==> flow/design.v (excerpt) <==
module TopLevelModule(
    input clk,                    
    input [2:0] switches,        
    input confirm_key1,   
input confirm_key2,     
    input reset_key,            
    output [1:0] player_led,     
    output [1:0] winner_led           
);
For scale: about 880 cells after synthesis, about 100 flip-flops, about 11 I/O pins, about 7700 µm² of cells after synthesis.
clock: 10.0 ns
lec_check: 0
cap_margin: 20
cell_pad_in_sites_detail_placement: 1
cell_pad_in_sites_global_placement: 2
core_aspect_ratio: 0.5
core_margin: 4
core_utilization: 51
cts_cluster_diameter: 293
cts_cluster_size: 95
hold_slack_margin: -0.06
slew_margin: 20
run.sh (not shown) runs the stock make flow with config.mk's settings and CLKGATE_MAP_FILE=.
Rerun with:
- CELL_PAD_IN_SITES_DETAIL_PLACEMENT: 1 -> not set
- CELL_PAD_IN_SITES_GLOBAL_PLACEMENT: 2 -> not set
- CORE_ASPECT_RATIO: 0.5 -> not set
- CORE_MARGIN: 4 -> 2
- CORE_UTILIZATION: 51 -> 40
- CTS_CLUSTER_DIAMETER: 293 -> 324
- CTS_CLUSTER_SIZE: 95 -> 96
- HOLD_SLACK_MARGIN: -0.06 -> not set
- TNS_END_PERCENT: not set -> 15
Final cell count is higher by about 5.5%.
Sequential power is lower by about 1%.
Cell area is higher by 0.60%.
Hold slack got worse by 0.032 ns.
Sequential share of layout area is lower by 0.18 points.


TopLevelModule again, from the RTL that the note above started with.
clock: 3.99 ns
lec_check: 0
cap_margin: 15
cell_pad_in_sites_global_placement: 2
core_margin: 2
core_utilization: 53
cts_cluster_diameter: 93
cts_cluster_size: 38
gpl_routability_driven: 0
place_density_lb_addon: 0.16
setup_slack_margin: 0.22
slew_margin: 20
The first run completed, yet does not pass: setup timing.
Change:
- CAP_MARGIN: 15 -> 20
- CELL_PAD_IN_SITES_GLOBAL_PLACEMENT: 2 -> default
- CORE_UTILIZATION: 53 -> 59
- CTS_CLUSTER_DIAMETER: 93 -> default
- CTS_CLUSTER_SIZE: 38 -> default
- GPL_ROUTABILITY_DRIVEN: 0 -> default
- PLACE_DENSITY_LB_ADDON: 0.16 -> default
- SETUP_SLACK_MARGIN: 0.22 -> default
- clock period: 3.99 -> 11.4 ns (I/O delays scaled with it)
=> This time the run ran to the end with no violations; setup slack improved by 6100 ps; final area shrinks by 21%; worst hold slack loses 62 ps; synthesized cell count does not change; area after synthesis stays the same.
Change:
- CORE_UTILIZATION: 59 -> 70
- clock period: 11.4 -> 8.22 ns (I/O delays scaled with it)
Design area is lower by 1.5%.
Sequential cell count stays the same.
Sequential share of layout area climbs by 0.45 points.
Wire length goes up by 2.2%.
Setup slack degrades by 3000 ps.
Die size is lower by 15%.
Maximum frequency came out higher by 2.8%.
Change:
- CTS_CLUSTER_DIAMETER: default -> 133
- clock period: 8.22 -> 6.23 ns (I/O delays scaled with it)
=> Power rose by a quarter to a third. Maximum frequency shrinks slightly. Cell count is about the same. Count of clock-buffer cells in the layout went down by 1.


## north
TopLevelModule again, from the RTL that the note above started with.
clock: 11.4 ns
lec_check: 0
cap_margin: 20
core_aspect_ratio: 0.5
core_margin: 2
core_utilization: 72
cts_cluster_diameter: 346
cts_cluster_size: 95
setup_slack_margin: 2.2
slew_margin: 20
tns_end_percent: 5
What south does differently from north at the input level:
- removing CORE_ASPECT_RATIO (formerly 0.5)
- removing SETUP_SLACK_MARGIN (formerly 2.2)
- changing CORE_UTILIZATION from 72 to 40
- changing CTS_CLUSTER_DIAMETER from 346 to 392
- changing CTS_CLUSTER_SIZE from 95 to 99
- changing the clock period (ns, I/O delays scaled along) from 11.4 to 10.0
==> comparison <==
Clock tree cell share of total cell area (lower): south. On clock-pin transition on the worst setup and hold timing paths, south and north are neck and neck. A cell with the largest stage delay on the worst path of dfstp_2 is what south shows, while o311ai_0 belongs to north. [compare] base=north new=south: cell count saw an increase; tally of clock buffers in the finished layout saw little to no change; part of the total power dissipated in combinational logic saw an increase. Sort south and north by multi-input gate share of total cell area, descending, and north comes first. Compared with north, in south relative contribution of the clock network to total power decreased by 0.6 points relative to the old numbers, wire length of the first global-routing pass went down 2.9%, sequential share of layout area has decreased, post-synthesis to final-layout area growth rose by 2.0 points.
Power and IR drop assume default switching activity.
